`flow/design.v`:
```
module debounce (
  clk,
  reset_n,
  data_in,
  data_out
);
  parameter WIDTH = 32;            
  parameter POLARITY = "HIGH";     
  parameter TIMEOUT = 50000;       
  parameter TIMEOUT_WIDTH = 16;    
  input wire clk;
  input wire reset_n;
  input wire [WIDTH-1:0] data_in;
  output wire [WIDTH-1:0] data_out;
  reg [TIMEOUT_WIDTH-1:0] counter [0:WIDTH-1];
  wire counter_reset [0:WIDTH-1];
  wire counter_enable [0:WIDTH-1];
  genvar i;
  generate for (i = 0; i < WIDTH; i = i+1)
  begin:  debounce_counter_loop
    always @ (posedge clk or negedge reset_n)
    begin
      if (reset_n == 0)
      begin
        counter[i] <= 0;
      end
      else
      begin
        if (counter_reset[i] == 1)   
        begin
          counter[i] <= 0;
        end
        else if (counter_enable[i] == 1)
        begin
          counter[i] <= counter[i] + 1'b1;
        end
      end
    end
    if (POLARITY == "HIGH")
    begin
      assign counter_reset[i] = (data_in[i] == 0);
      assign counter_enable[i] = (data_in[i] == 1) & (counter[i] < TIMEOUT);
      assign data_out[i] = (counter[i] == TIMEOUT) ? 1'b1 : 1'b0;
    end
    else
    begin
      assign counter_reset[i] = (data_in[i] == 1);
      assign counter_enable[i] = (data_in[i] == 0) & (counter[i] < TIMEOUT);
      assign data_out[i] = (counter[i] == TIMEOUT) ? 1'b0 : 1'b1;    
    end
  end  
  endgenerate
endmodule
```
`flow/run.sh`:
```
#!/bin/bash
# the make line also repeats each setting of config.mk as NAME=value (left out here)
make -C /OpenROAD-flow-scripts/flow DESIGN_CONFIG=/design/flow/config.mk WORK_HOME=/design/flow/orfs CLKGATE_MAP_FILE= finish
```
`flow/constraint.sdc`:
```
create_clock -name core_clock -period 3.99 [get_ports {clk}]
set_input_delay 0.7980 -clock core_clock [delete_from_list [all_inputs] [get_ports {clk}]]
set_output_delay 0.7980 -clock core_clock [all_outputs]
set_load 0.01 [all_outputs]
```
`flow/config.mk`:
```
export PLATFORM = sky130hd
export DESIGN_NAME = debounce
export DESIGN_NICKNAME = debounce
export VERILOG_FILES = /design/flow/design.v
export SDC_FILE = /design/flow/constraint.sdc
export NUM_CORES = 4
export LEC_CHECK = 0
export CAP_MARGIN = 20
export CORE_MARGIN = 2
export CORE_UTILIZATION = 50
export SETUP_SLACK_MARGIN = 0.09
export SLEW_MARGIN = 20
```
==> impl_metrics.ini, run 1 <==
; generated from flow reports
[grt]
grt_usage_pct = 19.4
antenna_found_initial = 1
grt_pass1_wl_um = 101000
grt_start_max_net_pins = 88
overflow = 0
grt_pass1_vias = 21700

[setup_path]
r2r_cells = 5
crit_type = reg2out
crit_family = simple AND/OR/NAND/NOR gates
crit_path_end_kind = primary output
crit_chain = or4_1 -> or4b_2 -> nor3_2 -> clkdlybuf4s50_1
start_kind = flip-flop
rrSetupSlack_ps = 1390
crit_buf_inv = 1
worstPathRequired_ps = 3190
worst_path_max_delay_cell = or4b_2
cp_max_fo = 6
crit_start = counter[29][12]
cp_num_cells = 4
cpPeakStageDelay_ps = 640
reg2reg_to = counter[29][13]
r2r_start = counter[29][12]
arrival_ps = 2920
cp-endpoint = data_out[29]

[routing]
antenna_left = 0
wire_per_inst_um = 14.5
first_pass_iters = 5
drcViolationCount = 0
drt_iter0_markers = 1042
antenna_cells = 0
drt-total-wl_um = 57200
vias = 22100
post_drt_via_cell_ratio = 5.59

[placement]
dp_hpwl_um = 38300
portBuffers = 65
gp_congestion = 0.837

[power]
p_comb_share_pct = 4.3
switchingPower_uw = 2540
power_uw = 11800
sw_frac_of_total_pct = 21.6
power_density_nw_per_um2 = 362
power_leader = the clock network
pg_comb_uw = 510
pg_clk_uw = 5910
pwr-share-clk_pct = 50.1
intPower_uw = 9250
p_seq_uw = 5370
ir_worst_vdd_uv = 345
power.leakage_uw = 0.0149
share_seq_of_total_power_pct = 45.6

[min_path]
hp-class = in2async

[final_timing]
rsz0062_at_grt = false
tns_ps = 0
tightest_slew_ps = 990
maxSlewViolCount = 0
period_used_pct = 93.2
clock.fmax_mhz = 269
min_period_ps = 3720
fin_hold_ws_ps = 183
slew_headroom_pct = 33.4
setup_viol = 0
hold_viol_final = 0
fin_skew_ps = 14.9

[yosys]
area_leaders = dfrtp_1 44%, and2_1 7.3%, xor2_1 6.3%, xnor2_1 4.0%, nand3_1 3.6%
compound_area_share_pct = 8.07
edf_count = 0
async_flop_share_pct = 100
ys_cells = 3097
top_area_cell = dfrtp_1
ys_seq_share_pct = 44.2
synth_area_um2 = 29000
synth_nets = 3195
ys_types = 58
xor_area_share_pct = 10.2
synth.top_cell.area_share_pct = 44.2
yosys.area_share.simple_pct = 30.1
ys_chip_area_um2 = 29000
ys_warn_count = 2
synth.ff_latch_count = 512
most_common_cell = dfrtp_1
synthMuxAreaShare_pct = 1.90
syn_inst = 3097
common_cells = 512 x dfrtp_1, 337 x and2_1, 270 x nand2_1, 211 x nand3_1, 207 x xor2_1
synth_top_flop_cell = dfrtp_1
ys_top_logic_family = simple AND/OR/NAND/NOR gates
syn_avg_cell_area_um2 = 9.36
adder_share_pct = 2.76

[die]
core_um2 = 57500
die_width_um = 245
fp.dieH_um = 245
chipArea_um2 = 59900
ios = 66
rows = 88
initCoreUtil_pct = 50.4

[clock_tree]
cts_tree = built
clock_latency_ps = 600
cts_buffer_depth = 3
hold_buffers = 0
cts_htree_levels = 2
path_clk_slew_ps = 60
cts_num_sinks = 512
cts-root-buf = clkbuf_16
post-cts-setup-buffer-count = 0
cts_resized = 0
cts_buffers = 57

[finish]
post-route-util_pct = 56.6
layout.nets = 3249
syn_to_final_growth_pct = 12.3

[status]
status = complete, no violations

[job]
drv_cap = 0
log.warning_count = 58
-- metal layers --
layer	part of all wire [%]	global-route usage [%]	vias up
li1	-	-	11000
met1	48	26.2	10800
met2	47	32.7	258
met3	3.5	3.31	74
met4	1.6	4.21	2
met5	0.023	0	-
-- final cells by class --
class,count,area [µm²]
clock inverters,28,541
inverters,127,477
well taps,765,957
fillers,5120,24900
clock buffers,74,1570
repair buffers,75,793
flip-flops and latches,512,12800
multi-input cells,2378,15400
-- metrics by stage --
stage / area, µm² / setup WS [ps] / instances
finish: 32500 / 271 / 3959
CTS: 32500 / 185 / 3958
global placement: 30400 / 890 / 3856
floorplan: 29000 / 1400 / 3097
global route: 32500 / 151 / 3959
detailed placement: 30400 / 850 / 3856
==> inputs of run 2 (changes only) <==
ABC_AREA = 0   (was default)
CELL_PAD_IN_SITES_DETAIL_PLACEMENT = 2   (was default)
CELL_PAD_IN_SITES_GLOBAL_PLACEMENT = 2   (was default)
CORE_ASPECT_RATIO = 1.11   (was default)
CORE_MARGIN = 7   (was 2)
CORE_UTILIZATION = 62   (was 50)
CTS_CLUSTER_SIZE = 30   (was default)
GPL_TIMING_DRIVEN = 0   (was default)
MAX_ROUTING_LAYER = met4   (was default)
MIN_ROUTING_LAYER = met2   (was default)
SETUP_SLACK_MARGIN = 0.4   (was 0.09)
clock period = 2.78 ns   (was 3.99 ns; I/O delays follow)
==> impl_metrics.ini, run 2 <==
; physical design summary
[yosys]
ys_cells = 3097
syn_inst = 3097
ys_top_logic_family = simple AND/OR/NAND/NOR gates
xor_area_share_pct = 10.2
compound_area_share_pct = 8.07
synthMuxAreaShare_pct = 1.90
ys_seq_share_pct = 44.2
common_cells = 512 x dfrtp_1, 337 x and2_1, 270 x nand2_1, 211 x nand3_1, 207 x xor2_1
synth_area_um2 = 29000
synth.ff_latch_count = 512
area_leaders = dfrtp_1 44%, and2_1 7.3%, xor2_1 6.3%, xnor2_1 4.0%, nand3_1 3.6%
yosys.area_share.simple_pct = 30.1
async_flop_share_pct = 100
synth_nets = 3195
top_area_cell = dfrtp_1
syn_avg_cell_area_um2 = 9.36
ys_warn_count = 2
ys_types = 58
synth_top_flop_cell = dfrtp_1
edf_count = 0
adder_share_pct = 2.76
synth.top_cell.area_share_pct = 44.2
ys_chip_area_um2 = 29000
most_common_cell = dfrtp_1

[die]
fp.dieH_um = 242
rows = 83
initCoreUtil_pct = 62.7
chipArea_um2 = 53000
core_um2 = 46200
die_width_um = 219

[status]
haltStage = 3_1_place_gp_skip_io
error_line = [ERROR GPL-0301] Utilization 107.796 % exceeds 100%.
status = stopped before the end
==> inputs of run 3 (changes only) <==
ABC_AREA = 1   (was 0)
CAP_MARGIN = 15   (was 20)
CELL_PAD_IN_SITES_DETAIL_PLACEMENT = default   (was 2)
CELL_PAD_IN_SITES_GLOBAL_PLACEMENT = default   (was 2)
CORE_ASPECT_RATIO = default   (was 1.11)
CORE_MARGIN = 2   (was 7)
CORE_UTILIZATION = 72   (was 62)
CTS_CLUSTER_DIAMETER = 29   (was default)
CTS_CLUSTER_SIZE = 99   (was 30)
GPL_TIMING_DRIVEN = default   (was 0)
HOLD_SLACK_MARGIN = 0.29   (was default)
MAX_ROUTING_LAYER = default   (was met4)
MIN_ROUTING_LAYER = default   (was met2)
PLACE_DENSITY = 0.63   (was default)
SETUP_SLACK_MARGIN = 0.47   (was 0.4)
TNS_END_PERCENT = 90   (was default)
clock period = 2.36 ns   (was 2.78 ns; I/O delays follow)
==> impl_metrics.ini, run 3 <==
; generated from flow reports
[status]
status = failed layout checks
violations = setup timing

[grt]
grt_pass1_vias = 32500
grt_start_max_net_pins = 76
overflow = 0
antenna_found_initial = 1
grt_pass1_wl_um = 148000
grt_usage_pct = 39.4

[die]
ios = 66
die_width_um = 212
chipArea_um2 = 44900
fp.dieH_um = 212
initCoreUtil_pct = 72.6
rows = 76
core_um2 = 42900

[final_timing]
fin_skew_ps = 18.1
period_used_pct = 105
fin_hold_ws_ps = 332
min_period_ps = 2490
setup_slack_ps = -127
maxSlewViolCount = 0
clock.fmax_mhz = 402
slew_headroom_pct = 58.1
rsz0062_at_grt = true
tightest_slew_ps = 626
hold_viol_final = 0
setup_viol = 4

[placement]
dp_hpwl_um = 48600
dp.cells = 5261
place_area_um2 = 32700
portBuffers = 65
gp_congestion = 0.936

[setup_path]
worst_path_max_delay_cell = dfrtp_1
crit_path_end_kind = primary output
worstPathRequired_ps = 1890
crit_buf_inv = 2
reg2reg_to = counter[3][13]
rrSetupSlack_ps = 370
crit_family = simple AND/OR/NAND/NOR gates
crit_start = counter[9][13]
cp-endpoint = data_out[9]
cpPeakStageDelay_ps = 430
crit_chain = nor2_1 -> nand2_1 -> nor4_2 -> buf_4 -> buf_6
cp_num_cells = 5
r2r_cells = 8
crit_type = reg2out
r2r_start = counter[3][0]
start_kind = flip-flop
arrival_ps = 2020
cp_max_fo = 4

[power]
power_density_nw_per_um2 = 721
intPower_uw = 21800
power_leader = the clock network
p_seq_uw = 9060
share_seq_of_total_power_pct = 31.8
pg_clk_uw = 18100
ir_worst_vdd_uv = 987
pg_comb_uw = 1260
power.leakage_uw = 0.0190
sw_frac_of_total_pct = 23.3
switchingPower_uw = 6620
p_comb_share_pct = 4.4
pwr-share-clk_pct = 63.7

[yosys]
ys_cells = 4634
synth.top_cell.area_share_pct = 41.1
ys_top_logic_family = simple AND/OR/NAND/NOR gates
edf_count = 0
yosys.area_share.simple_pct = 41.0
area_leaders = dfrtp_1 41%, nand2_1 16%, nor2_1 11%, nand3_1 6.4%, inv_1 6.0%
ys_warn_count = 2
top_area_cell = dfrtp_1
xor_area_share_pct = 1.55
synth_top_flop_cell = dfrtp_1
synth_area_um2 = 31100
common_cells = 1350 x nand2_1, 909 x nor2_1, 512 x dfrtp_1, 501 x inv_1, 399 x nand3_1
ys_seq_share_pct = 41.1
synth.ff_latch_count = 512
most_common_cell = nand2_1
synthMuxAreaShare_pct = 0
synth_nets = 4732
adder_share_pct = 2.57
ys_types = 36
syn_avg_cell_area_um2 = 6.72
async_flop_share_pct = 100
ys_chip_area_um2 = 31100
compound_area_share_pct = 6.21
syn_inst = 4634

[job]
log.warning_count = 62
drv_cap = 0

[clock_tree]
cts_num_sinks = 512
cts_buffers = 117
cts-root-buf = clkbuf_16
cts_tree = built
path_clk_slew_ps = 60
clock_latency_ps = 660
cts_htree_levels = 3
cts_buffer_depth = 3

[routing]
drt_iter0_markers = 5670
drt-total-wl_um = 99200
vias = 35300
antenna_cells = 0
post_drt_via_cell_ratio = 6.21
wire_per_inst_um = 17.4
drcViolationCount = 0
antenna_left = 0
first_pass_iters = 14

[finish]
final_cells = 5692
final_area_um2 = 39500
layout.nets = 5101
syn_to_final_growth_pct = 26.7
fillCellCount = 1808

[min_path]
hp-class = in2async
==> run 3: cell type report <==
class	instances	area, µm²	area share, %
multi-input combinational	3524	16900	42.8
tap	585	732	1.85
timing repair inverter	1	5.00	0.0127
clock buffer	134	3150	7.97
clock inverter	89	1260	3.20
inverter	513	1940	4.92
timing repair buffer	334	2640	6.68
sequential	512	12900	32.6
==> run 3: per-layer routing <==
metal  GRT usage, %  part of all wire [%]
met3           7.83                   9.5
met5              0                 0.010
met1           47.5                    36
met2           67.9                    48
met4           18.7                   6.0
==> run 3: what timing repair did <==
item / CTS / global route
resized: 301 / 157
gates cloned: 0 / 1
hold buffers: 1 / 0
setup buffers: 116 / 90
setup endpoints to repair: 32 / 101
pin swaps: 59 / 62
endpoints found under the hold margin: 512 / 0
==> run 3: stage by stage <==
| step | total power, µW | setup TNS, ps | utilization [%] | setup WS (ps) |
|---|---|---|---|---|
| 2_1_floorplan | 9650 | 0 | - | 775 |
| 3_3_place_gp | 10100 | 0 | 76.2 | 173 |
| 3_5_place_dp | 10100 | 0 | 76.2 | 168 |
| 4_1_cts | 28200 | -464 | 89.3 | -197 |
| 5_1_grt | 29100 | -1270 | 92.0 | -372 |
| 6_report | 28500 | -339 | 92.0 | -127 |
==> inputs of run 4 (changes only) <==
ABC_AREA = default   (was 1)
CAP_MARGIN = 20   (was 15)
CORE_UTILIZATION = 70   (was 72)
CTS_CLUSTER_DIAMETER = default   (was 29)
CTS_CLUSTER_SIZE = 41   (was 99)
HOLD_SLACK_MARGIN = default   (was 0.29)
MAX_ROUTING_LAYER = met4   (was default)
PLACE_DENSITY = default   (was 0.63)
SETUP_SLACK_MARGIN = default   (was 0.47)
TNS_END_PERCENT = default   (was 90)
clock period = 4.51 ns   (was 2.36 ns; I/O delays follow)
==> impl_metrics.ini, run 4 <==
; generated from flow reports
[die]
ios = 66
chipArea_um2 = 43000
die_width_um = 207
initCoreUtil_pct = 71.0
rows = 74
core_um2 = 40800
fp.dieH_um = 207

[yosys]
yosys.area_share.simple_pct = 30.1
ys_seq_share_pct = 44.2
compound_area_share_pct = 8.07
ys_chip_area_um2 = 29000
ys_types = 58
synth_top_flop_cell = dfrtp_1
async_flop_share_pct = 100
syn_avg_cell_area_um2 = 9.36
ys_warn_count = 2
ys_top_logic_family = simple AND/OR/NAND/NOR gates
common_cells = 512 x dfrtp_1, 337 x and2_1, 270 x nand2_1, 211 x nand3_1, 207 x xor2_1
synth_area_um2 = 29000
most_common_cell = dfrtp_1
edf_count = 0
xor_area_share_pct = 10.2
adder_share_pct = 2.76
syn_inst = 3097
synth.ff_latch_count = 512
synth.top_cell.area_share_pct = 44.2
synthMuxAreaShare_pct = 1.90
top_area_cell = dfrtp_1
ys_cells = 3097
area_leaders = dfrtp_1 44%, and2_1 7.3%, xor2_1 6.3%, xnor2_1 4.0%, nand3_1 3.6%
synth_nets = 3195

[routing]
drcViolationCount = 0
antenna_cells = 0
vias = 22600
post_drt_via_cell_ratio = 6.07
drt-total-wl_um = 57600
antenna_left = 0
first_pass_iters = 6
wire_per_inst_um = 15.5
drt_iter0_markers = 1773

[setup_path]
cp_num_cells = 4
r2r_start = counter[29][12]
worstPathRequired_ps = 3610
worst_path_max_delay_cell = or4b_2
arrival_ps = 2920
rrSetupSlack_ps = 1890
crit_start = counter[29][12]
crit_path_end_kind = primary output
cp_max_fo = 6
cpPeakStageDelay_ps = 620
cp-endpoint = data_out[29]
crit_buf_inv = 1
start_kind = flip-flop
r2r_cells = 5
crit_family = simple AND/OR/NAND/NOR gates
reg2reg_to = counter[29][12]
crit_type = reg2out
crit_chain = or4_1 -> or4b_2 -> nor3_1 -> clkdlybuf4s50_1

[clock_tree]
cts_buffer_depth = 3
cts_tree = built
cts_buffers = 54
clock_latency_ps = 590
cts-root-buf = clkbuf_16
hold_buffers = 0
cts_num_sinks = 512
path_clk_slew_ps = 60
cts_htree_levels = 2
cts_resized = 0
post-cts-setup-buffer-count = 0

[power]
p_seq_uw = 4760
pg_comb_uw = 461
power.leakage_uw = 0.0148
share_seq_of_total_power_pct = 48.2
power_leader = registers
pwr-share-clk_pct = 47.2
pg_clk_uw = 4660
p_comb_share_pct = 4.7
intPower_uw = 7680
sw_frac_of_total_pct = 22.3
power_uw = 9870
power_density_nw_per_um2 = 308
switchingPower_uw = 2200
ir_worst_vdd_uv = 412

[final_timing]
fin_skew_ps = 13.5
setup_viol = 0
tightest_slew_ps = 952
rsz0062_at_grt = false
slew_headroom_pct = 36.0
tns_ps = 0
min_period_ps = 3820
period_used_pct = 84.7
fin_hold_ws_ps = 426
setup_slack_ps = 692
hold_viol_final = 0
maxSlewViolCount = 0
clock.fmax_mhz = 262

[grt]
grt_usage_pct = 27.8
use_met2_pct = 46.6
grt_start_max_net_pins = 118
antenna_found_initial = 0
grtUsageMet3_pct = 3.40
overflow = 0
use_met1_pct = 35.9
grt_pass1_vias = 22300
grt_pass1_wl_um = 101000
grt-busiest-layer = met2

[placement]
dp_slack_ps = 1300
gp_congestion = 0.880
dp_hpwl_um = 38000
portBuffers = 65

[finish]
post-route-util_pct = 78.4
layout.nets = 3246
syn_to_final_growth_pct = 10.5

[status]
status = complete, no violations

[job]
drv_cap = 0
log.warning_count = 62

[min_path]
hp-class = in2async
==> run 4: per-layer routing <==
layer / vias up / part of all wire, %
met2: 453 / 50
met3: 95 / 3.5
met1: 11100 / 45
met4: 0 / 1.7
met5: - / 0
li1: 11000 / -
==> run 4: stage by stage <==
step	cell area (µm²)	instances
final	32000	3722
after global routing	32000	3722
after CTS	32000	3722
after detailed placement	30100	3624
after global placement	30100	3624
after floorplan	29000	3097
==> run 4: final cells by class <==
type | instances | area (µm²)
Fill cell | 2767 | 8810
Timing Repair Buffer | 75 | 793
Multi-Input combinational cell | 2378 | 15400
Clock buffer | 71 | 1570
Tap cell | 532 | 666
Inverter | 127 | 477
Clock inverter | 27 | 325
Sequential cell | 512 | 12800
==> inputs of run 5 (changes only) <==
CTS_CLUSTER_SIZE = 27   (was 41)
MAX_ROUTING_LAYER = default   (was met4)
clock period = 3.4 ns   (was 4.51 ns; I/O delays follow)
==> impl_metrics.ini, run 5 <==
; generated from flow reports
[yosys]
xor_area_share_pct = 10.2
common_cells = 512 x dfrtp_1, 337 x and2_1, 270 x nand2_1, 211 x nand3_1, 207 x xor2_1
area_leaders = dfrtp_1 44%, and2_1 7.3%, xor2_1 6.3%, xnor2_1 4.0%, nand3_1 3.6%
ys_chip_area_um2 = 29000
edf_count = 0
ys_seq_share_pct = 44.2
compound_area_share_pct = 8.07
adder_share_pct = 2.76
most_common_cell = dfrtp_1
top_area_cell = dfrtp_1
synth.top_cell.area_share_pct = 44.2
syn_inst = 3097
yosys.area_share.simple_pct = 30.1
syn_avg_cell_area_um2 = 9.36
synth_nets = 3195
synth_top_flop_cell = dfrtp_1
ys_top_logic_family = simple AND/OR/NAND/NOR gates
synthMuxAreaShare_pct = 1.90
ys_types = 58
ys_cells = 3097
synth_area_um2 = 29000
synth.ff_latch_count = 512
ys_warn_count = 2
async_flop_share_pct = 100

[final_timing]
maxSlewViolCount = 0
hold_viol_final = 0
clock.fmax_mhz = 302
fin_hold_ws_ps = 48.9
tns_ps = 0
tightest_slew_ps = 997
slew_headroom_pct = 33.0
min_period_ps = 3310
fin_skew_ps = 15.7
rsz0062_at_grt = false
setup_viol = 0
period_used_pct = 97.4

[setup_path]
crit_family = simple AND/OR/NAND/NOR gates
cp_num_cells = 4
worstPathRequired_ps = 2720
worst_path_max_delay_cell = or4b_2
reg2reg_to = counter[29][12]
cp_max_fo = 6
rrSetupSlack_ps = 820
cpPeakStageDelay_ps = 630
cp-endpoint = data_out[29]
crit_start = counter[29][12]
arrival_ps = 2630
crit_type = reg2out
crit_chain = or4_1 -> or4b_2 -> nor3_2 -> clkdlybuf4s15_1
crit_buf_inv = 1
start_kind = flip-flop
crit_path_end_kind = primary output
r2r_cells = 5
r2r_start = counter[29][12]

[job]
log.warning_count = 60
drv_cap = 0

[routing]
drt_iter0_markers = 1842
vias = 22600
drt-total-wl_um = 57400
antenna_left = 0
drcViolationCount = 0
first_pass_iters = 5
post_drt_via_cell_ratio = 6.06
wire_per_inst_um = 15.4

[die]
initCoreUtil_pct = 71.0
rows = 74
fp.dieH_um = 207
ios = 66
core_um2 = 40800
die_width_um = 207
chipArea_um2 = 43000

[finish]
syn_to_final_growth_pct = 10.4
fillCellCount = 2767
layout.nets = 3250

[power]
pg_comb_uw = 618
p_seq_uw = 6310
power_density_nw_per_um2 = 399
share_seq_of_total_power_pct = 49.4
intPower_uw = 9940
p_comb_share_pct = 4.8
pg_clk_uw = 5840
power_uw = 12800
sw_frac_of_total_pct = 22.2
pwr-share-clk_pct = 45.8
power_leader = registers
switchingPower_uw = 2830
ir_worst_vdd_uv = 410
power.leakage_uw = 0.0148

[clock_tree]
path_clk_slew_ps = 60
cts_resized = 7
hold_buffers = 0
cts_buffer_depth = 3
cts_tree = built
clock_latency_ps = 590
post-cts-setup-buffer-count = 0
cts_buffers = 53
cts_num_sinks = 512
cts_htree_levels = 2
cts-root-buf = clkbuf_16

[placement]
gp_congestion = 0.875
portBuffers = 65
dp_hpwl_um = 38000

[grt]
grt_pass1_wl_um = 101000
grt_pass1_vias = 22300
grt_usage_pct = 26.9
overflow = 0
antenna_found_initial = 2
grt_start_max_net_pins = 62

[min_path]
hp-class = in2async

[status]
status = complete, no violations
run 5: area by class of cell:
cell class / count / area, µm² / share of cell area, %
Sequential cell: 512 / 12800 / 40.0
Inverter: 127 / 477 / 1.49
Multi-Input combinational cell: 2378 / 15400 / 48.2
Clock inverter: 16 / 230 / 0.719
Antenna cell: 3 / 7.51 / 0.0235
Tap cell: 532 / 666 / 2.08
Clock buffer: 78 / 1510 / 4.72
Timing Repair Buffer: 80 / 866 / 2.71
run 5: routing by layer:
| layer | GRT usage, % | wire length (µm) | vias to the layer above |
|---|---|---|---|
| met1 | 35.5 | 25800 | 11000 |
| met2 | 46.2 | 28200 | 436 |
| met3 | 4.21 | 2290 | 103 |
| li1 | - | - | 11000 |
| met4 | 7.49 | 1150 | 0 |
| met5 | 0 | 0 | - |
run 5: metrics by stage:
stage | utilization (%) | setup WS [ps] | cell area [µm²] | cells
2_1_floorplan | - | 928 | 29000 | 3097
3_3_place_gp | 74.0 | 434 | 30200 | 3629
3_5_place_dp | 74.0 | 363 | 30200 | 3629
4_1_cts | 78.2 | 22.3 | 32000 | 3723
5_1_grt | 78.4 | 3.67 | 32000 | 3725
6_report | 78.4 | 87.4 | 32000 | 3726
==> inputs of run 6 (changes only) <==
CAP_MARGIN = 40   (was 20)
CELL_PAD_IN_SITES_DETAIL_PLACEMENT = 1   (was default)
CORE_ASPECT_RATIO = 0.91   (was default)
CORE_UTILIZATION = 53   (was 70)
CTS_CLUSTER_SIZE = 22   (was 27)
GPL_ROUTABILITY_DRIVEN = 1   (was default)
MAX_ROUTING_LAYER = met4   (was default)
MIN_ROUTING_LAYER = met2   (was default)
PLACE_DENSITY_LB_ADDON = 0.06   (was default)
SLEW_MARGIN = 10   (was 20)
clock period = 4.15 ns   (was 3.4 ns; I/O delays follow)
==> impl_metrics.ini, run 6 <==
; generated from flow reports
[clock_tree]
cts_num_sinks = 512
post-cts-setup-buffer-count = 0
cts_resized = 0
cts_tree = built
cts_htree_levels = 2
path_clk_slew_ps = 60
cts-root-buf = clkbuf_16
hold_buffers = 0
clock_latency_ps = 630
cts_buffers = 57
cts_buffer_depth = 3

[die]
ios = 66
rows = 81
chipArea_um2 = 56600
die_width_um = 249
fp.dieH_um = 227
core_um2 = 53900
initCoreUtil_pct = 53.8

[setup_path]
crit_family = simple AND/OR/NAND/NOR gates
cpPeakStageDelay_ps = 640
cp_num_cells = 4
crit_chain = or4_1 -> or4b_2 -> nor3_1 -> clkdlybuf4s50_1
reg2reg_to = counter[29][12]
cp_max_fo = 6
worstPathRequired_ps = 3320
start_kind = flip-flop
worst_path_max_delay_cell = or4b_2
crit_buf_inv = 1
arrival_ps = 3080
r2r_start = counter[29][12]
cp-endpoint = data_out[29]
r2r_cells = 5
rrSetupSlack_ps = 1500
crit_type = reg2out
crit_start = counter[29][12]
crit_path_end_kind = primary output

[grt]
antenna_found_initial = 0
grt_usage_pct = 39.2
grt_pass1_vias = 36500
grt_start_max_net_pins = 101
overflow = 0
grt_pass1_wl_um = 120000

[final_timing]
clock.fmax_mhz = 256
slew_headroom_pct = 31.7
fin_skew_ps = 26.8
rsz0062_at_grt = false
maxSlewViolCount = 0
hold_viol_final = 0
tns_ps = 0
period_used_pct = 94.2
setup_viol = 0
tightest_slew_ps = 1020
min_period_ps = 3910

[finish]
syn_to_final_growth_pct = 11.8
logic_area_um2 = 15400
fillCellCount = 6088
final_area_um2 = 32400
layout.nets = 3257
final_cells = 3912
ff_latch_area_um2 = 12800

[power]
power_uw = 11200
pwr-share-clk_pct = 48.9
sw_frac_of_total_pct = 24.0
power.leakage_uw = 0.0149
ir_worst_vdd_uv = 351
pg_comb_uw = 538
power_leader = the clock network
p_seq_uw = 5170
share_seq_of_total_power_pct = 46.3
pg_clk_uw = 5450
p_comb_share_pct = 4.8
switchingPower_uw = 2670
intPower_uw = 8490
power_density_nw_per_um2 = 344

[routing]
drcViolationCount = 0
vias = 32100
first_pass_iters = 6
post_drt_via_cell_ratio = 8.20
drt-total-wl_um = 71100
antenna_left = 0
drt_iter0_markers = 4696
wire_per_inst_um = 18.2

[yosys]
ys_chip_area_um2 = 29000
area_leaders = dfrtp_1 44%, and2_1 7.3%, xor2_1 6.3%, xnor2_1 4.0%, nand3_1 3.6%
edf_count = 0
synth.top_cell.area_share_pct = 44.2
top_area_cell = dfrtp_1
adder_share_pct = 2.76
syn_inst = 3097
syn_avg_cell_area_um2 = 9.36
async_flop_share_pct = 100
common_cells = 512 x dfrtp_1, 337 x and2_1, 270 x nand2_1, 211 x nand3_1, 207 x xor2_1
synth_top_flop_cell = dfrtp_1
synth_area_um2 = 29000
ys_seq_share_pct = 44.2
yosys.area_share.simple_pct = 30.1
xor_area_share_pct = 10.2
synth.ff_latch_count = 512
most_common_cell = dfrtp_1
ys_top_logic_family = simple AND/OR/NAND/NOR gates
synth_nets = 3195
synthMuxAreaShare_pct = 1.90
ys_cells = 3097
ys_types = 58
compound_area_share_pct = 8.07
ys_warn_count = 2

[placement]
gp_congestion = 0.866
place_area_um2 = 30400
dp.cells = 3804
portBuffers = 65
dp_hpwl_um = 45900

[job]
drv_cap = 0
log.warning_count = 61

[min_path]
hp-class = in2async

[status]
status = complete, no violations
==> run 6: per-layer routing <==
| metal | GRT usage (%) | vias up | share of wire [%] |
|---|---|---|---|
| met3 | 45.7 | 731 | 38 |
| met4 | 6.20 | 0 | 6.1 |
| met1 | - | 11600 | 0 |
| met5 | - | - | 0 |
| li1 | - | 10900 | - |
| met2 | 49.4 | 8847 | 56 |
==> run 6: cell type report <==
class                           count  share of cell area (%)
Antenna cell                        2                  0.0154
Timing Repair Buffer               83                    2.68
Clock buffer                       82                    5.28
Inverter                          127                    1.47
Tap cell                          705                    2.72
Clock inverter                     23                   0.838
Multi-Input combinational cell   2378                    47.5
Sequential cell                   512                    39.5
==> run 6: through the flow <==
stage	hold WS, ps	util, %	setup slack [ps]
2_1_floorplan	455	-	1530
3_3_place_gp	469	56.4	1000
3_5_place_dp	476	56.4	934
4_1_cts	263	60.1	260
5_1_grt	328	60.1	142
6_report	246	60.1	243
==> inputs of run 7 (changes only) <==
ABC_AREA = 1   (was default)
CAP_MARGIN = 20   (was 40)
CELL_PAD_IN_SITES_DETAIL_PLACEMENT = 0   (was 1)
CORE_ASPECT_RATIO = 0.92   (was 0.91)
CORE_UTILIZATION = 72   (was 53)
CTS_CLUSTER_DIAMETER = 31   (was default)
CTS_CLUSTER_SIZE = 15   (was 22)
GPL_ROUTABILITY_DRIVEN = default   (was 1)
MAX_ROUTING_LAYER = default   (was met4)
MIN_ROUTING_LAYER = default   (was met2)
PLACE_DENSITY_LB_ADDON = 0.29   (was 0.06)
SETUP_SLACK_MARGIN = -0.22   (was default)
clock period = 2.22 ns   (was 4.15 ns; I/O delays follow)
==> impl_metrics.ini, run 7 <==
; generated from flow reports
[power]
ir_worst_vdd_uv = 988
sw_frac_of_total_pct = 22.8
power_leader = the clock network
power_density_nw_per_um2 = 705
power_uw = 25900
p_seq_uw = 9620
pg_clk_uw = 15300
share_seq_of_total_power_pct = 37.1
p_comb_share_pct = 4.0
power.leakage_uw = 0.0178
switchingPower_uw = 5910
pwr-share-clk_pct = 58.9
pg_comb_uw = 1050
intPower_uw = 20000

[routing]
wire_per_inst_um = 14.4
post_drt_via_cell_ratio = 5.78
drt_iter0_markers = 3190
drcViolationCount = 0
drt-total-wl_um = 78900
vias = 31700
first_pass_iters = 8
antenna_left = 0

[status]
status = failed layout checks
violations = setup timing

[setup_path]
crit_buf_inv = 2
crit_chain = inv_2 -> ha_1 -> nand4_1 -> nor4_2 -> buf_2
reg2reg_to = counter[2][10]
cp_max_fo = 3
start_kind = flip-flop
crit_family = simple AND/OR/NAND/NOR gates
r2r_start = counter[2][9]
r2r_cells = 8
worstPathRequired_ps = 1780
arrival_ps = 1990
crit_type = reg2out
crit_start = counter[21][0]
worst_path_max_delay_cell = dfrtp_1
cpPeakStageDelay_ps = 410
crit_path_end_kind = primary output
cp-endpoint = data_out[21]
rrSetupSlack_ps = 310
cp_num_cells = 5

[yosys]
compound_area_share_pct = 6.21
most_common_cell = nand2_1
syn_avg_cell_area_um2 = 6.72
synth.top_cell.area_share_pct = 41.1
syn_inst = 4634
yosys.area_share.simple_pct = 41.0
ys_top_logic_family = simple AND/OR/NAND/NOR gates
common_cells = 1350 x nand2_1, 909 x nor2_1, 512 x dfrtp_1, 501 x inv_1, 399 x nand3_1
xor_area_share_pct = 1.55
area_leaders = dfrtp_1 41%, nand2_1 16%, nor2_1 11%, nand3_1 6.4%, inv_1 6.0%
synth_nets = 4732
ys_seq_share_pct = 41.1
ys_warn_count = 2
edf_count = 0
async_flop_share_pct = 100
ys_types = 36
synth_area_um2 = 31100
synth_top_flop_cell = dfrtp_1
synthMuxAreaShare_pct = 0
ys_cells = 4634
ys_chip_area_um2 = 31100
adder_share_pct = 2.57
synth.ff_latch_count = 512
top_area_cell = dfrtp_1

[placement]
dp_slack_ps = 18.4
gp_congestion = 0.954
portBuffers = 65
place_area_um2 = 33100
dp_hpwl_um = 50200

[die]
rows = 73
ios = 66
die_width_um = 221
chipArea_um2 = 44900
initCoreUtil_pct = 72.6
core_um2 = 42900
fp.dieH_um = 204

[clock_tree]
cts_buffers = 100
cts_tree = built
cts_buffer_depth = 3
cts_num_sinks = 512
cts_htree_levels = 3
path_clk_slew_ps = 50
cts-root-buf = clkbuf_16
clock_latency_ps = 640

[final_timing]
setup_viol = 32
clock.fmax_mhz = 412
fin_skew_ps = 17.8
slew_headroom_pct = 61.4
period_used_pct = 109
min_period_ps = 2430
setup_slack_ps = -210
tns_ps = -3180
tightest_slew_ps = 579
maxSlewViolCount = 0
rsz0062_at_grt = true
hold_viol_final = 0

[grt]
overflow = 0
antenna_found_initial = 3
grt-busiest-layer = met2
grt_pass1_vias = 30300
use_met1_pct = 44.8
grt_start_max_net_pins = 71
grt_pass1_wl_um = 135000
use_met2_pct = 59.4
grt_usage_pct = 34.9
grtUsageMet3_pct = 6.20

[finish]
final_area_um2 = 36800
layout.nets = 4948
syn_to_final_growth_pct = 18.1

[job]
drv_cap = 0
log.warning_count = 60

[min_path]
hp-class = in2async
## run 7: per-stage QoR
step | utilization, % | hold WS, ps | cells
2_1_floorplan | - | 148 | 4634
3_3_place_gp | 77.1 | 373 | 5295
3_5_place_dp | 77.1 | 381 | 5295
4_1_cts | 85.4 | 311 | 5481
5_1_grt | 85.7 | 336 | 5489
6_report | 85.7 | 327 | 5490
## run 7: final cells by class
class / count / area [µm²]
Multi-Input combinational cell: 3524 / 16200
Sequential cell: 512 / 12800
Clock buffer: 123 / 2740
Tap cell: 562 / 703
Inverter: 513 / 1930
Antenna cell: 1 / 2.50
Clock inverter: 56 / 679
Fill cell: 2501 / 6150
Timing Repair Buffer: 199 / 1660
## run 7: repair_timing
| item | in CTS | in global routing |
|---|---|---|
| pin swaps | 5 | 10 |
| setup buffers | 10 | 10 |
| hold endpoints to repair | 27 | 0 |
| resized | 76 | 68 |
| hold buffers | 1 | 0 |
| setup endpoints to repair | 32 | 26 |
## run 7: per-layer routing
metal	wire [µm]	vias up
met1	32500	14600
met2	38200	1500
met4	2450	2
li1	-	15300
met3	5710	268
met5	13	-
==> inputs of run 8 (changes only) <==
ABC_AREA = default   (was 1)
CORE_UTILIZATION = 70   (was 72)
CTS_CLUSTER_SIZE = 49   (was 15)
SETUP_SLACK_MARGIN = 0.26   (was -0.22)
clock period = 2.63 ns   (was 2.22 ns; I/O delays follow)
==> impl_metrics.ini, run 8 <==
; generated from flow reports
[status]
status = failed layout checks
violations = setup timing

[yosys]
ys_top_logic_family = simple AND/OR/NAND/NOR gates
synthMuxAreaShare_pct = 1.90
area_leaders = dfrtp_1 44%, and2_1 7.3%, xor2_1 6.3%, xnor2_1 4.0%, nand3_1 3.6%
synth.ff_latch_count = 512
ys_types = 58
synth_top_flop_cell = dfrtp_1
edf_count = 0
most_common_cell = dfrtp_1
synth_area_um2 = 29000
adder_share_pct = 2.76
ys_cells = 3097
synth_nets = 3195
syn_avg_cell_area_um2 = 9.36
yosys.area_share.simple_pct = 30.1
xor_area_share_pct = 10.2
ys_warn_count = 2
common_cells = 512 x dfrtp_1, 337 x and2_1, 270 x nand2_1, 211 x nand3_1, 207 x xor2_1
syn_inst = 3097
ys_seq_share_pct = 44.2
async_flop_share_pct = 100
synth.top_cell.area_share_pct = 44.2
top_area_cell = dfrtp_1
compound_area_share_pct = 8.07
ys_chip_area_um2 = 29000

[power]
ir_worst_vdd_uv = 916
power_density_nw_per_um2 = 633
switchingPower_uw = 5150
power_leader = the clock network
power.leakage_uw = 0.0165
p_seq_uw = 8160
share_seq_of_total_power_pct = 36.3
p_comb_share_pct = 4.4
sw_frac_of_total_pct = 22.9
pg_comb_uw = 999
pwr-share-clk_pct = 59.3
power_uw = 22500
pg_clk_uw = 13300
intPower_uw = 17300

[routing]
post_drt_via_cell_ratio = 6.43
first_pass_iters = 8
antenna_left = 0
drcViolationCount = 0
vias = 25500
wire_per_inst_um = 19.1
drt_iter0_markers = 2922
drt-total-wl_um = 75500
antenna_cells = 0

[setup_path]
cp-endpoint = data_out[4]
crit_buf_inv = 1
crit_chain = or4_4 -> or4_4 -> nor4_4 -> buf_2
crit_start = counter[4][12]
crit_type = reg2out
r2r_start = counter[14][7]
worstPathRequired_ps = 2100
reg2reg_to = counter[14][13]
arrival_ps = 2330
crit_family = simple AND/OR/NAND/NOR gates
cpPeakStageDelay_ps = 540
worst_path_max_delay_cell = or4_4
rrSetupSlack_ps = 270
crit_path_end_kind = primary output
r2r_cells = 5
crit_top_cell = or4_4
cp_max_fo = 2
start_kind = flip-flop
cp_num_cells = 4

[clock_tree]
clock_latency_ps = 620
cts_buffer_depth = 3
path_clk_slew_ps = 50
cts_tree = built
cts_htree_levels = 3
cts_num_sinks = 512
cts-root-buf = clkbuf_16
cts_buffers = 96

[final_timing]
period_used_pct = 109
fin_skew_ps = 17.5
setup_slack_ps = -224
setup_viol = 5
clock.fmax_mhz = 350
tns_ps = -876
maxSlewViolCount = 0
slew_headroom_pct = 34.5
min_period_ps = 2850
hold_viol_final = 0
rsz0062_at_grt = true
tightest_slew_ps = 980

[min_path]
hp-class = in2async

[grt]
overflow = 0
antenna_found_initial = 1
grt_pass1_wl_um = 119000
grt_start_max_net_pins = 99
grt_usage_pct = 33.0
grt_pass1_vias = 24900

[die]
initCoreUtil_pct = 70.9
core_um2 = 40900
fp.dieH_um = 199
chipArea_um2 = 43000
ios = 66
rows = 71
die_width_um = 216

[placement]
portBuffers = 65
dp_hpwl_um = 39100
dp_slack_ps = -135
gp_congestion = 0.924

[job]
log.warning_count = 60
drv_cap = 0

[finish]
syn_to_final_growth_pct = 22.5
fillCellCount = 1906
logic_area_um2 = 16200
ff_latch_area_um2 = 12900
post-route-util_pct = 86.9
layout.nets = 3436
run 8: timing repair:
action / CTS / global route
hold endpoints to repair: 44 / 0
hold buffers: 1 / 0
cloned: 0 / 0
setup endpoints to repair: 37 / 41
pin swaps: 49 / 47
buffers inserted: 74 / 45
resized: 257 / 85
run 8: final cells by class:
| type | count | area share [%] |
|---|---|---|
| clock buffers | 113 | 7.26 |
| well taps | 547 | 1.93 |
| clock inverters | 63 | 2.59 |
| repair buffers | 223 | 5.07 |
| inverters | 127 | 1.34 |
| flip-flops and latches | 512 | 36.2 |
| multi-input cells | 2378 | 45.6 |
run 8: per-stage QoR:
step	instances	hold WS, ps	area (µm²)
2_1_floorplan	3097	230	29000
3_3_place_gp	3666	467	30400
3_5_place_dp	3666	470	30400
4_1_cts	3917	412	34900
5_1_grt	3963	452	35500
6_report	3963	419	35500
run 8: metal layers:
metal / part of all wire [%] / up-vias / global-route usage (%)
met5: 0 / - / 0
met4: 3.9 / 0 / 12.7
met3: 5.9 / 311 / 5.81
met2: 51 / 1236 / 58.2
met1: 39 / 12500 / 40.6
li1: - / 11400 / -
==> inputs of run 9 (changes only) <==
ABC_AREA = 1   (was default)
CTS_CLUSTER_SIZE = 15   (was 49)
clock period = 2.48 ns   (was 2.63 ns; I/O delays follow)
==> impl_metrics.ini, run 9 <==
; generated from flow reports
[setup_path]
arrival_ps = 1850
cp_num_cells = 5
crit_path_end_kind = primary output
crit_buf_inv = 2
worstPathRequired_ps = 1980
crit_type = reg2out
crit_family = flip-flops
cp_max_fo = 3
reg2reg_to = counter[26][10]
cp-endpoint = data_out[1]
rrSetupSlack_ps = 400
crit_start = counter[1][0]
start_kind = flip-flop
r2r_start = counter[26][14]
worst_path_max_delay_cell = dfrtp_1
cpPeakStageDelay_ps = 400
crit_chain = inv_1 -> ha_1 -> nand4_1 -> nor4_2 -> buf_2
r2r_cells = 7

[yosys]
ys_top_logic_family = simple AND/OR/NAND/NOR gates
most_common_cell = nand2_1
synthMuxAreaShare_pct = 0
synth.top_cell.area_share_pct = 41.1
syn_avg_cell_area_um2 = 6.72
ys_seq_share_pct = 41.1
synth_top_flop_cell = dfrtp_1
area_leaders = dfrtp_1 41%, nand2_1 16%, nor2_1 11%, nand3_1 6.4%, inv_1 6.0%
synth.ff_latch_count = 512
syn_inst = 4634
ys_types = 36
ys_warn_count = 2
adder_share_pct = 2.57
ys_chip_area_um2 = 31100
synth_nets = 4732
yosys.area_share.simple_pct = 41.0
common_cells = 1350 x nand2_1, 909 x nor2_1, 512 x dfrtp_1, 501 x inv_1, 399 x nand3_1
xor_area_share_pct = 1.55
ys_cells = 4634
async_flop_share_pct = 100
synth_area_um2 = 31100
edf_count = 0
top_area_cell = dfrtp_1
compound_area_share_pct = 6.21

[routing]
post_drt_via_cell_ratio = 5.84
vias = 32600
first_pass_iters = 9
wire_per_inst_um = 15.0
drt_iter0_markers = 3667
drcViolationCount = 0
antenna_left = 0
drt-total-wl_um = 83600

[final_timing]
clock.fmax_mhz = 426
setup_viol = 0
slew_headroom_pct = 54.8
period_used_pct = 94.7
fin_skew_ps = 23.4
maxSlewViolCount = 0
hold_viol_final = 0
min_period_ps = 2350
rsz0062_at_grt = true
tightest_slew_ps = 676

[finish]
logic_area_um2 = 16600
final_area_um2 = 37700
final_cells = 5578
fillCellCount = 2469
ff_latch_area_um2 = 12800
syn_to_final_growth_pct = 21.1
layout.nets = 5022

[clock_tree]
cts_htree_levels = 3
path_clk_slew_ps = 50
cts-root-buf = clkbuf_16
cts_num_sinks = 512
cts_tree = built
cts_buffer_depth = 3
cts_buffers = 99
clock_latency_ps = 640

[power]
pg_comb_uw = 1050
share_seq_of_total_power_pct = 36.4
ir_worst_vdd_uv = 644
p_seq_uw = 8610
intPower_uw = 18200
switchingPower_uw = 5470
power_leader = the clock network
pwr-share-clk_pct = 59.1
p_comb_share_pct = 4.5
pg_clk_uw = 14000
power_density_nw_per_um2 = 627
sw_frac_of_total_pct = 23.2
power.leakage_uw = 0.0183

[min_path]
hp-class = in2async

[grt]
antenna_found_initial = 2
grt_usage_pct = 34.9
grt_pass1_vias = 30200
grt_start_max_net_pins = 77
grt_pass1_wl_um = 137000
overflow = 0

[placement]
dp_hpwl_um = 47800
dp.cells = 5231
gp_congestion = 0.924
portBuffers = 65
place_area_um2 = 32500

[die]
initCoreUtil_pct = 70.5
chipArea_um2 = 46200
core_um2 = 44200
fp.dieH_um = 206
ios = 66
rows = 74
die_width_um = 224

[job]
drv_cap = 0
log.warning_count = 60

[status]
status = complete, no violations
## run 9: cell type report
class / count / share of cell area [%]
antenna: 1 / 0.00664
clock buffer: 123 / 7.19
clock inverter: 61 / 2.10
inverter: 513 / 5.11
multi-input combinational: 3524 / 43.9
sequential: 512 / 34.1
tap: 570 / 1.89
timing repair buffer: 274 / 5.73
## run 9: through the flow
stage                     hold WS (ps)  total power (µW)  TNS (ps)  util [%]  setup slack, ps
after floorplan                    200              9180         0         -              871
after global placement             441              9560         0      73.7              246
after detailed placement           441              9610         0      73.7              195
after CTS                          361             23600     -24.6      84.1            -24.6
after global routing               391             24300         0      85.4             15.2
final                              380             23600         0      85.4              131
## run 9: timing repair
| item | 4_1_cts | 5_1_grt |
|---|---|---|
| resized | 272 | 67 |
| setup buffers | 107 | 54 |
| hold buffers | 1 | 0 |
| endpoints found under the setup margin | 32 | 32 |
| pin swaps | 39 | 22 |
| endpoints found under the hold margin | 35 | 0 |
## run 9: layer usage
layer	track usage (%)	up-vias	wire length [µm]
li1	-	15500	-
met3	6.24	329	6220
met4	12.9	2	2760
met1	44.1	15100	33700
met5	0	-	16
met2	60.2	1649	40900
==> inputs of run 10 (changes only) <==
CELL_PAD_IN_SITES_DETAIL_PLACEMENT = default   (was 0)
CORE_ASPECT_RATIO = 0.65   (was 0.92)
CORE_MARGIN = 7   (was 2)
CORE_UTILIZATION = 40   (was 70)
CTS_CLUSTER_DIAMETER = 372   (was 31)
CTS_CLUSTER_SIZE = default   (was 15)
GPL_ROUTABILITY_DRIVEN = 1   (was default)
GPL_TIMING_DRIVEN = 0   (was default)
HOLD_SLACK_MARGIN = 0.03   (was default)
MAX_ROUTING_LAYER = met4   (was default)
MIN_ROUTING_LAYER = met2   (was default)
PLACE_DENSITY_LB_ADDON = default   (was 0.29)
SETUP_SLACK_MARGIN = default   (was 0.26)
SLEW_MARGIN = 20   (was 10)
TNS_END_PERCENT = 20   (was default)
clock period = 5.67 ns   (was 2.48 ns; I/O delays follow)
==> impl_metrics.ini, run 10 <==
; generated from flow reports
[final_timing]
period_used_pct = 66.2
maxSlewViolCount = 0
fin_skew_ps = 19.8
min_period_ps = 3750
setup_viol = 0
tightest_slew_ps = 682
hold_viol_final = 0
tns_ps = 0
fin_hold_ws_ps = 470
clock.fmax_mhz = 267
slew_headroom_pct = 54.3
rsz0062_at_grt = false

[power]
switchingPower_uw = 1920
p_comb_share_pct = 4.6
pg_comb_uw = 362
intPower_uw = 5920
power.leakage_uw = 0.0164
p_seq_uw = 3760
share_seq_of_total_power_pct = 48.0
pwr-share-clk_pct = 47.4
power_leader = registers
power_uw = 7840
sw_frac_of_total_pct = 24.5
ir_worst_vdd_uv = 261
pg_clk_uw = 3710
power_density_nw_per_um2 = 225

[yosys]
compound_area_share_pct = 6.21
syn_avg_cell_area_um2 = 6.72
ys_cells = 4634
most_common_cell = nand2_1
synth_top_flop_cell = dfrtp_1
ys_chip_area_um2 = 31100
ys_warn_count = 2
edf_count = 0
ys_top_logic_family = simple AND/OR/NAND/NOR gates
synthMuxAreaShare_pct = 0
syn_inst = 4634
xor_area_share_pct = 1.55
area_leaders = dfrtp_1 41%, nand2_1 16%, nor2_1 11%, nand3_1 6.4%, inv_1 6.0%
yosys.area_share.simple_pct = 41.0
common_cells = 1350 x nand2_1, 909 x nor2_1, 512 x dfrtp_1, 501 x inv_1, 399 x nand3_1
ys_types = 36
top_area_cell = dfrtp_1
synth.top_cell.area_share_pct = 41.1
async_flop_share_pct = 100
synth.ff_latch_count = 512
ys_seq_share_pct = 41.1
adder_share_pct = 2.57
synth_nets = 4732
synth_area_um2 = 31100

[finish]
final_area_um2 = 34800
syn_to_final_growth_pct = 11.7
fillCellCount = 7884
layout.nets = 4834
post-route-util_pct = 45.2

[setup_path]
cp_num_cells = 5
cp-endpoint = data_out[8]
crit_path_end_kind = primary output
cpPeakStageDelay_ps = 670
reg2reg_to = counter[7][12]
crit_type = reg2out
cp_max_fo = 6
r2r_start = counter[7][0]
worstPathRequired_ps = 4540
crit_top_cell = nor3_1
start_kind = flip-flop
r2r_cells = 7
arrival_ps = 2620
rrSetupSlack_ps = 3850
crit_buf_inv = 1
crit_family = simple AND/OR/NAND/NOR gates
crit_start = counter[8][6]
worst_path_max_delay_cell = clkdlybuf4s50_1
crit_chain = nand2_1 -> nor3_1 -> nand3_1 -> nor3_1 -> clkdlybuf4s50_1

[routing]
post_drt_via_cell_ratio = 7.03
vias = 41000
wire_per_inst_um = 12.9
first_pass_iters = 12
drt_iter0_markers = 4908
drt-total-wl_um = 75200
antenna_left = 0
drcViolationCount = 0

[grt]
overflow = 0
grt_start_max_net_pins = 95
grt_usage_pct = 27.0
grt_pass1_vias = 42600
antenna_found_initial = 0
grt_pass1_wl_um = 129000

[die]
chipArea_um2 = 86100
ios = 66
initCoreUtil_pct = 40.4
die_width_um = 360
rows = 82
fp.dieH_um = 239
core_um2 = 77100

[clock_tree]
cts_tree = built
cts-root-buf = clkbuf_16
cts_num_sinks = 512
clock_latency_ps = 620
cts_resized = 0
cts_buffers = 54
hold_buffers = 0
cts_buffer_depth = 3
cts_htree_levels = 2
post-cts-setup-buffer-count = 0
path_clk_slew_ps = 60

[placement]
portBuffers = 41
place_area_um2 = 33000
dp_hpwl_um = 51400
gp_congestion = 0.878

[job]
drv_cap = 0
log.warning_count = 58

[status]
status = complete, no violations

[min_path]
hp-class = in2async
[run 10: routing by layer]
metal	wire length, µm	part of all wire [%]	vias up	global-route usage, %
li1	-	-	14900	-
met1	0	0	15600	-
met5	0	0	-	-
met3	36100	48	621	43.7
met4	3530	4.7	0	3.21
met2	35600	47	9844	25.7
[run 10: metrics by stage]
step / setup WS (ps) / cells
2_1_floorplan: 3420 / 4634
3_3_place_gp: -20820 / 5725
3_5_place_dp: 2460 / 5730
4_1_cts: 1770 / 5828
5_1_grt: 1560 / 5828
6_report: 1920 / 5830
[run 10: final cells by class]
| type | instances | area, µm² | area share, % |
|---|---|---|---|
| multi-input cells | 3524 | 16000 | 46.0 |
| flip-flops and latches | 512 | 12800 | 36.8 |
| inverters | 513 | 1930 | 5.54 |
| clock buffers | 80 | 1540 | 4.43 |
| well taps | 1050 | 1310 | 3.77 |
| repair buffers | 46 | 553 | 1.59 |
| plain buffers | 85 | 414 | 1.19 |
| clock inverters | 18 | 240 | 0.690 |
| diodes | 2 | 5.00 | 0.0144 |
==> inputs of run 11 (changes only) <==
CELL_PAD_IN_SITES_DETAIL_PLACEMENT = 0   (was default)
CORE_ASPECT_RATIO = 0.92   (was 0.65)
CORE_MARGIN = 2   (was 7)
CORE_UTILIZATION = 72   (was 40)
CTS_CLUSTER_DIAMETER = 31   (was 372)
CTS_CLUSTER_SIZE = 15   (was default)
GPL_ROUTABILITY_DRIVEN = default   (was 1)
GPL_TIMING_DRIVEN = default   (was 0)
HOLD_SLACK_MARGIN = default   (was 0.03)
MAX_ROUTING_LAYER = default   (was met4)
MIN_ROUTING_LAYER = default   (was met2)
PLACE_DENSITY_LB_ADDON = 0.29   (was default)
SETUP_SLACK_MARGIN = -0.15   (was default)
SLEW_MARGIN = 10   (was 20)
TNS_END_PERCENT = default   (was 20)
clock period = 2.23 ns   (was 5.67 ns; I/O delays follow)
==> impl_metrics.ini, run 11 <==
; generated from flow reports
[final_timing]
hold_viol_final = 0
clock.fmax_mhz = 418
rsz0062_at_grt = true
setup_viol = 28
period_used_pct = 107
setup_slack_ps = -163
tns_ps = -1930
min_period_ps = 2390
fin_skew_ps = 18.7
maxSlewViolCount = 0
slew_headroom_pct = 59.8
tightest_slew_ps = 601

[die]
chipArea_um2 = 44900
core_um2 = 42900
rows = 73
fp.dieH_um = 204
ios = 66
initCoreUtil_pct = 72.6
die_width_um = 221

[yosys]
yosys.area_share.simple_pct = 41.0
syn_avg_cell_area_um2 = 6.72
synth.ff_latch_count = 512
adder_share_pct = 2.57
ys_chip_area_um2 = 31100
common_cells = 1350 x nand2_1, 909 x nor2_1, 512 x dfrtp_1, 501 x inv_1, 399 x nand3_1
most_common_cell = nand2_1
ys_cells = 4634
synth.top_cell.area_share_pct = 41.1
ys_types = 36
ys_seq_share_pct = 41.1
top_area_cell = dfrtp_1
ys_warn_count = 2
compound_area_share_pct = 6.21
synth_nets = 4732
ys_top_logic_family = simple AND/OR/NAND/NOR gates
synth_top_flop_cell = dfrtp_1
async_flop_share_pct = 100
edf_count = 0
synth_area_um2 = 31100
area_leaders = dfrtp_1 41%, nand2_1 16%, nor2_1 11%, nand3_1 6.4%, inv_1 6.0%
xor_area_share_pct = 1.55
synthMuxAreaShare_pct = 0
syn_inst = 4634

[min_path]
hp-class = in2async

[routing]
drcViolationCount = 0
post_drt_via_cell_ratio = 5.89
drt_iter0_markers = 3402
wl_met3_um = 6340
wl_met2_um = 41500
drt-total-wl_um = 84200
topRoutingLayerUsed = met4
wl_met1_um = 33500
wire_per_inst_um = 15.2
vias = 32500
antenna_left = 0
first_pass_iters = 8

[placement]
dp_hpwl_um = 49500
gp_congestion = 0.942
portBuffers = 65

[power]
intPower_uw = 20200
switchingPower_uw = 6460
power_leader = the clock network
p_comb_share_pct = 4.0
power_density_nw_per_um2 = 715
pwr-share-clk_pct = 60.0
power.leakage_uw = 0.0180
power_uw = 26600
ir_worst_vdd_uv = 1040
p_seq_uw = 9580
pg_clk_uw = 16000
pg_comb_uw = 1080
share_seq_of_total_power_pct = 36.0
sw_frac_of_total_pct = 24.2

[finish]
fillCellCount = 2369
syn_to_final_growth_pct = 19.5
layout.nets = 4976
post-route-util_pct = 86.7

[clock_tree]
cts_buffers = 101
clock_latency_ps = 660
cts-root-buf = clkbuf_16
cts_tree = built
path_clk_slew_ps = 50
cts_buffer_depth = 3
cts_htree_levels = 3
cts_num_sinks = 512

[grt]
antenna_found_initial = 0
grt_start_max_net_pins = 74
grt_pass1_vias = 31200
grt_usage_pct = 36.5
grt_pass1_wl_um = 141000
overflow = 0

[setup_path]
crit_start = counter[11][4]
cp_num_cells = 5
reg2reg_to = counter[2][0]
crit_family = simple AND/OR/NAND/NOR gates
crit_type = reg2out
r2r_cells = 9
arrival_ps = 1950
worstPathRequired_ps = 1780
cp-endpoint = data_out[11]
cpPeakStageDelay_ps = 420
rrSetupSlack_ps = 180
start_kind = flip-flop
cp_max_fo = 5
crit_chain = nand2_1 -> nor3_1 -> nand4_1 -> nor4_2 -> buf_2
crit_path_end_kind = primary output
r2r_start = counter[2][6]
crit_buf_inv = 1
worst_path_max_delay_cell = dfrtp_1

[status]
status = failed layout checks
violations = setup timing

[job]
log.warning_count = 60
drv_cap = 0
## run 11: layer usage
layer  vias to the layer above  global-route usage, %
li1                      15400                      -
met5                         -                      0
met4                         0                   15.5
met2                      1708                   62.3
met3                       340                   6.08
met1                     15100                   46.5
## run 11: stage by stage
step	std cells	setup WS (ps)	hold slack (ps)	instance area, µm²
5_1_grt	5526	-261	318	37200
2_1_floorplan	4634	671	150	31100
3_3_place_gp	5293	-48.2	378	33100
6_report	5527	-163	296	37200
3_5_place_dp	5293	-49.3	379	33100
4_1_cts	5505	-232	292	37000
## run 11: layout make-up
type | count | area [µm²] | area share [%]
timing repair buffer | 226 | 1860 | 4.99
antenna | 1 | 2.50 | 0.00672
sequential | 512 | 12800 | 34.5
tap | 562 | 703 | 1.89
clock buffer | 112 | 2650 | 7.12
inverter | 513 | 1930 | 5.18
clock inverter | 77 | 967 | 2.60
multi-input combinational | 3524 | 16300 | 43.7
## run 11: what timing repair did
item,CTS,global route
gates cloned,0,0
endpoints found under the setup margin,32,30
setup buffers,26,21
resized,153,62
pin swaps,18,15
hold buffers,1,0
endpoints found under the hold margin,30,0
==> inputs of run 12 (changes only) <==
CAP_MARGIN = 5   (was 20)
CELL_PAD_IN_SITES_DETAIL_PLACEMENT = default   (was 0)
CORE_ASPECT_RATIO = default   (was 0.92)
CTS_CLUSTER_DIAMETER = default   (was 31)
CTS_CLUSTER_SIZE = 31   (was 15)
HOLD_SLACK_MARGIN = 0.3   (was default)
PLACE_DENSITY_LB_ADDON = default   (was 0.29)
SETUP_SLACK_MARGIN = 0.16   (was -0.15)
SLEW_MARGIN = 20   (was 10)
clock period = 2.25 ns   (was 2.23 ns; I/O delays follow)
==> impl_metrics.ini, run 12 <==
; generated from flow reports
[status]
status = failed layout checks
violations = setup timing

[die]
rows = 76
fp.dieH_um = 212
die_width_um = 212
ios = 66
initCoreUtil_pct = 72.6
core_um2 = 42900
chipArea_um2 = 44900

[yosys]
synth_area_um2 = 31100
area_leaders = dfrtp_1 41%, nand2_1 16%, nor2_1 11%, nand3_1 6.4%, inv_1 6.0%
xor_area_share_pct = 1.55
yosys.area_share.simple_pct = 41.0
ys_types = 36
synth_top_flop_cell = dfrtp_1
syn_inst = 4634
ys_warn_count = 2
synth.top_cell.area_share_pct = 41.1
syn_avg_cell_area_um2 = 6.72
ys_seq_share_pct = 41.1
ys_chip_area_um2 = 31100
adder_share_pct = 2.57
compound_area_share_pct = 6.21
edf_count = 0
most_common_cell = nand2_1
synth_nets = 4732
async_flop_share_pct = 100
common_cells = 1350 x nand2_1, 909 x nor2_1, 512 x dfrtp_1, 501 x inv_1, 399 x nand3_1
ys_cells = 4634
synth.ff_latch_count = 512
ys_top_logic_family = simple AND/OR/NAND/NOR gates
top_area_cell = dfrtp_1
synthMuxAreaShare_pct = 0

[setup_path]
crit_path_end_kind = primary output
worst_path_max_delay_cell = dfrtp_1
start_kind = flip-flop
crit_type = reg2out
r2r_start = counter[9][1]
arrival_ps = 1820
worstPathRequired_ps = 1800
reg2reg_to = counter[9][10]
crit_family = simple AND/OR/NAND/NOR gates
crit_chain = nand2_2 -> nor3_2 -> nand4_1 -> nor4_4 -> buf_4 -> buf_6
cp_num_cells = 6
cpPeakStageDelay_ps = 380
cp_max_fo = 2
r2r_cells = 9
crit_start = counter[29][6]
rrSetupSlack_ps = 330
cp-endpoint = data_out[29]
crit_buf_inv = 2

[grt]
grt_start_max_net_pins = 77
grt_pass1_wl_um = 130000
overflow = 0
grt_usage_pct = 34.0
grt_pass1_vias = 29600
antenna_found_initial = 0

[routing]
drcViolationCount = 0
vias = 32000
drt-total-wl_um = 79100
antenna_cells = 0
drt_iter0_markers = 3615
wire_per_inst_um = 14.1
first_pass_iters = 7
antenna_left = 0
post_drt_via_cell_ratio = 5.72

[finish]
post-route-util_pct = 86.1
logic_area_um2 = 16700
layout.nets = 5062
ff_latch_area_um2 = 12800
syn_to_final_growth_pct = 18.5
fillCellCount = 2584

[power]
power_leader = the clock network
power_density_nw_per_um2 = 551
pg_clk_uw = 9640
sw_frac_of_total_pct = 22.9
ir_worst_vdd_uv = 672
pwr-share-clk_pct = 47.4
power.leakage_uw = 0.0180
switchingPower_uw = 4660
p_comb_share_pct = 6.1
intPower_uw = 15700
share_seq_of_total_power_pct = 46.5
p_seq_uw = 9470
pg_comb_uw = 1240

[final_timing]
maxSlewViolCount = 0
setup_viol = 2
setup_slack_ps = -22.9
hold_viol_final = 0
rsz0062_at_grt = true
period_used_pct = 101
min_period_ps = 2270
fin_hold_ws_ps = 336
clock.fmax_mhz = 440
tightest_slew_ps = 572
slew_headroom_pct = 61.8
fin_skew_ps = 10.1

[clock_tree]
cts_num_sinks = 512
cts_tree = built
cts_buffers = 55
cts_buffer_depth = 3
path_clk_slew_ps = 60
clock_latency_ps = 610
cts-root-buf = clkbuf_16
cts_htree_levels = 2

[placement]
dp_hpwl_um = 49200
portBuffers = 65
dp_slack_ps = 61.1
gp_congestion = 0.923

[min_path]
hp-class = in2async

[job]
log.warning_count = 62
drv_cap = 0
## run 12: final cells by class
class                   count  share of cell area (%)
multi-input cells        3524                    45.1
flip-flops and latches    512                    34.8
repair buffers            358                    7.71
inverters                 513                    5.22
clock buffers              83                    4.48
well taps                 585                    1.98
clock inverters            18                   0.718
## run 12: what timing repair did
| action | 4_1_cts | 5_1_grt |
|---|---|---|
| gates resized | 263 | 95 |
| hold buffers | 1 | 0 |
| cloned | 0 | 0 |
| hold endpoints to repair | 425 | 0 |
| setup endpoints to repair | 32 | 35 |
| setup buffers | 148 | 53 |
| pin swaps | 43 | 37 |
## run 12: per-stage QoR
step	TNS (ps)	area, µm²	total power, µW	cells
finish	-25.2	36900	20300	5593
global route	-636	36900	21000	5593
CTS	-520	36200	20300	5540
detailed placement	0	32900	10600	5290
global placement	0	32900	10600	5290
floorplan	0	31100	10100	4634
## run 12: routing by layer
layer / track usage [%] / wire length [µm] / up-vias
met5: 0 / 0 / -
met4: 12.7 / 2680 / 0
met3: 4.03 / 4530 / 265
met2: 58.6 / 38600 / 1302
met1: 44.4 / 33300 / 14900
li1: - / - / 15500
No activity file was given, so power comes from the tool's default toggle rates.
